// ResonantLowPassFilter
module ResonantLowPassFilter(
    input clk,
    input signed [15:0] audio_in,
    input signed [15:0] cutoff,
    input signed [15:0] resonance,
    input signed [15:0] gain,
    input reset_n,
    output reg signed [15:0] filtered_audio
);
==> flow/config.mk <==
export PLATFORM = sky130hd
export DESIGN_NAME = ResonantLowPassFilter
export DESIGN_NICKNAME = ResonantLowPassFilter
export VERILOG_FILES = /design/flow/design.v
export SDC_FILE = /design/flow/constraint.sdc
export NUM_CORES = 4
export LEC_CHECK = 0
export ABC_AREA = 1
export CAP_MARGIN = 20
export CORE_MARGIN = 2
export CORE_UTILIZATION = 72
export CTS_CLUSTER_SIZE = 10
export SETUP_SLACK_MARGIN = 0.62
export SLEW_MARGIN = 20
export TNS_END_PERCENT = 5
==> flow/constraint.sdc <==
create_clock -name core_clock -period 5.82 [get_ports {clk}]
set_input_delay 1.1640 -clock core_clock [delete_from_list [all_inputs] [get_ports {clk}]]
set_output_delay 1.1640 -clock core_clock [all_outputs]
set_load 0.01 [all_outputs]
run.sh (not shown) runs the stock make flow with config.mk's settings and CLKGATE_MAP_FILE=.
The first run finished but failed the layout checks on setup timing.
Edit:
--- a/flow/config.mk
+++ b/flow/config.mk
@@ -7,9 +7,5 @@
 export LEC_CHECK = 0
-export ABC_AREA = 1
 export CAP_MARGIN = 20
 export CORE_MARGIN = 2
-export CORE_UTILIZATION = 72
-export CTS_CLUSTER_SIZE = 10
-export SETUP_SLACK_MARGIN = 0.62
+export CORE_UTILIZATION = 39
 export SLEW_MARGIN = 20
-export TNS_END_PERCENT = 5
==> flow/constraint.sdc (replaced) <==
create_clock -name core_clock -period 11.0 [get_ports {clk}]
set_input_delay 2.2000 -clock core_clock [delete_from_list [all_inputs] [get_ports {clk}]]
set_output_delay 2.2000 -clock core_clock [all_outputs]
set_load 0.01 [all_outputs]
Result: Now the flow went through all stages and came out clean; routed wire length falls by about 30%; sequential cell count stays the same; worst hold slack gets worse by 0.018 ns; clock skew falls by 0.0048 ns; synthesized cell count falls by about 27%; die area rises by 66%; design area falls by about 14%; global-route usage falls by 23 points; final cell count falls by 19%; synthesized area falls by about 9%.
Edit:
--- a/flow/config.mk
+++ b/flow/config.mk
@@ -8,4 +8,5 @@
 export CAP_MARGIN = 20
+export CORE_ASPECT_RATIO = 0.71
 export CORE_MARGIN = 2
-export CORE_UTILIZATION = 39
+export CORE_UTILIZATION = 72
 export SLEW_MARGIN = 20
==> flow/constraint.sdc (replaced) <==
create_clock -name core_clock -period 5.98 [get_ports {clk}]
set_input_delay 1.1960 -clock core_clock [delete_from_list [all_inputs] [get_ports {clk}]]
set_output_delay 1.1960 -clock core_clock [all_outputs]
set_load 0.01 [all_outputs]
After rerunning: The changed run produced a layout that fails on setup timing. Final cell count is lower by 1.8%. Via count is higher by 15%. Wire length is higher by 18%. Area after synthesis stays the same. Design area is higher by 12%.
Edit:
--- a/flow/config.mk
+++ b/flow/config.mk
@@ -8,5 +8,4 @@
 export CAP_MARGIN = 20
-export CORE_ASPECT_RATIO = 0.71
 export CORE_MARGIN = 2
-export CORE_UTILIZATION = 72
+export CORE_UTILIZATION = 40
 export SLEW_MARGIN = 20
==> flow/constraint.sdc (replaced) <==
create_clock -name core_clock -period 6.75 [get_ports {clk}]
set_input_delay 1.3500 -clock core_clock [delete_from_list [all_inputs] [get_ports {clk}]]
set_output_delay 1.3500 -clock core_clock [all_outputs]
set_load 0.01 [all_outputs]
What happened: The new run finished clean. Final area fell by 7.5%. Setup slack gets better by 0.76 ns. Worst hold slack gets worse by 0.10 ns. Clock-buffer cell count decreases by 2.
Edit:
--- a/flow/config.mk
+++ b/flow/config.mk
@@ -9,3 +9,4 @@
 export CORE_MARGIN = 2
-export CORE_UTILIZATION = 40
+export CORE_UTILIZATION = 52
+export CTS_CLUSTER_SIZE = 99
 export SLEW_MARGIN = 20
==> flow/constraint.sdc (replaced) <==
create_clock -name core_clock -period 5.14 [get_ports {clk}]
set_input_delay 1.0280 -clock core_clock [delete_from_list [all_inputs] [get_ports {clk}]]
set_output_delay 1.0280 -clock core_clock [all_outputs]
set_load 0.01 [all_outputs]
After rerunning: Now the flow produced a layout that fails on setup timing. Worst setup slack gets worse by 1.4 ns. Fmax rises by about 3.4%. Worst hold slack gets worse by 0.21 ns. Non-clock buffer count rises by 201. Cell area rises by 8.0%. Flip-flop count is unchanged. Wire length rises by 5.2%.
Edit:
--- a/flow/config.mk
+++ b/flow/config.mk
@@ -7,6 +7,11 @@
 export LEC_CHECK = 0
-export CAP_MARGIN = 20
+export ABC_AREA = 1
+export CAP_MARGIN = 0
+export CORE_ASPECT_RATIO = 0.5
 export CORE_MARGIN = 2
-export CORE_UTILIZATION = 52
+export CORE_UTILIZATION = 68
+export CTS_CLUSTER_DIAMETER = 356
 export CTS_CLUSTER_SIZE = 99
+export PLACE_DENSITY = 0.42
 export SLEW_MARGIN = 20
+export TNS_END_PERCENT = 10
Result:
- The changed run finished but fails on setup timing
- design area rose by 9.7%
- critical path depth went up by 1
- flip-flop count stays the same
- wire length rises by 22%


Setup of run 1:
The RTL this note starts from:
==> flow/design.v <==
module ResonantLowPassFilter(
    input clk,
    input signed [15:0] audio_in,
    input signed [15:0] cutoff,
    input signed [15:0] resonance,
    input signed [15:0] gain,
    input reset_n,
    output reg signed [15:0] filtered_audio
);
    parameter [15:0] MAX_POS_VALUE = 16'h7FFF;
    parameter [15:0] MIN_NEG_VALUE = -16'h8000;
    reg signed [15:0] state;
    reg signed [15:0] feedback;
    reg signed [15:0] output_reg;
    reg signed [15:0] alpha;
    reg signed [15:0] beta;
    reg signed [15:0] gamma;
    wire signed [31:0] fb_prod  = $signed(state) * $signed(beta);
    wire signed [31:0] out_prod = $signed(state) * $signed(alpha);
    wire signed [16:0] fb_full  = fb_prod >>> 15;
    wire signed [16:0] out_full = out_prod >>> 15;
    wire signed [16:0] st_full  = $signed(audio_in) - $signed(feedback);
    wire signed [16:0] fa_full  = $signed(output_reg) + ($signed(gamma) >>> 1);
    function signed [15:0] sat17;
        input signed [16:0] v;
        begin
            if (v > $signed({MAX_POS_VALUE[15], MAX_POS_VALUE}))
                sat17 = $signed(MAX_POS_VALUE);
            else if (v < $signed({MIN_NEG_VALUE[15], MIN_NEG_VALUE}))
                sat17 = $signed(MIN_NEG_VALUE);
            else
                sat17 = v[15:0];
        end
    endfunction
    always @(posedge clk or negedge reset_n) begin
        if (!reset_n) begin
            state <= $signed(16'h0000);
            feedback <= $signed(16'h0000);
            output_reg <= $signed(16'h0000);
            alpha <= $signed(16'h0000);
            beta <= $signed(16'h0000);
            gamma <= $signed(16'h0000);
            filtered_audio <= $signed(16'h0000);
        end else begin
            alpha <= $signed(cutoff);
            beta <= $signed(resonance);
            gamma <= $signed(gain);
            feedback <= sat17(fb_full);
            state <= sat17(st_full);
            output_reg <= sat17(out_full);
            filtered_audio <= sat17(fa_full);  
        end
    end
endmodule
Settings: LEC_CHECK=0, ABC_AREA=1, CAP_MARGIN=20, CORE_ASPECT_RATIO=0.71, CORE_MARGIN=2, CORE_UTILIZATION=72, PLACE_DENSITY_LB_ADDON=0.08, SLEW_MARGIN=20; clock period 5.68 ns.
Run 1 -> stages 100% | layout checks FAIL | negative setup slack
diff inputs: run 1 => run 2
Settings: setting CTS_CLUSTER_DIAMETER to 225 for the first time; changing PLACE_DENSITY_LB_ADDON from 0.08 to 0.07; removing CORE_ASPECT_RATIO (formerly 0.71); changing the clock period (ns, I/O delays scaled along) from 5.68 to 5.75.
[summary]
From the logs: run 2 reached the end of the flow and failed the layout checks with negative setup slack. On storage element area, run 2 tracks run 1 almost exactly. Proportion of cell area occupied by multi-input gates, run 1 and run 2: smaller value in run 1. Comparing run 1 and run 2, global-route usage is higher on run 1. Max chip height across run 1 and run 2: run 2. Area growth from synthesis to layout was lower in the run labelled run 1. Run 2 against run 1: post-layout instance area moved up; worst hold slack across all endpoints went up; placed cell area held; die boundary width moved down.
> inputs changed (run 2 -> run 3)
Settings: PLACE_DENSITY_LB_ADDON removed (was 0.07); PLACE_DENSITY newly set to 0.95; ABC_AREA removed (was 1); CTS_CLUSTER_DIAMETER removed (was 225); the clock period (ns, I/O delays scaled along) changed from 5.75 to 5.72.
[summary]
Run 3 -> stages 100% | layout checks FAIL | negative setup slack
Reported for run 3 and run 2, sum of overflow across all layers after global routing turned out identical to the last digit.
Mean number of vias per cell in run 3 is 1.3 higher than in run 2
In the flow results for run 3 and run 2, the number of gates given a new drive strength after cts is smaller on run 3.
Per the comparison of run 3 with run 2, instance count on the critical path now larger, latest clock arrival within the worst-skew pair comparable, register-to-register setup slack now smaller.
Edits applied to the flow inputs when going from run 3 to run 4:
Settings: setting CTS_CLUSTER_DIAMETER to 28 for the first time; setting TNS_END_PERCENT to 5 for the first time; removing PLACE_DENSITY (formerly 0.95); changing CAP_MARGIN from 20 to 5; setting SETUP_SLACK_MARGIN to 1.68 for the first time.
--- outcome ---
- Cmp run 4 and run 3 / wire length of the first global-routing pass / lower: run 4
- Run 3 vs run 4, critical-path cell with the highest stage delay: dfrtp_1 vs fa_2
- Total wire length (higher): run 3
- Compared to run 3, run 4 has worst-case register-to-register setup slack 0.95 ns higher.
- As far as number of max-cap violations goes, run 3 and run 4 are indistinguishable; the numbers are identical.
- The core of run 4 is less densely filled than that of run 3.
- Compared run 4 vs run 3, and largest net degree at the start of global routing is down in run 4.
- Layout-stage area growth over the synthesis result delta for run 4 relative to run 3: 1.1 points lower
- Of the two values seen for beginning of the critical path, state[5]$_DFF_PN0_ was produced by run 4 and alpha[5]$_DFF_PN0_ by run 3.
- Run 4 ran in full, but the layout does not pass; the checks complain about negative setup slack.
- Final area (lower): run 4
- Run 3 has a lower post-CTS setup-driven buffer insertion count than run 4.
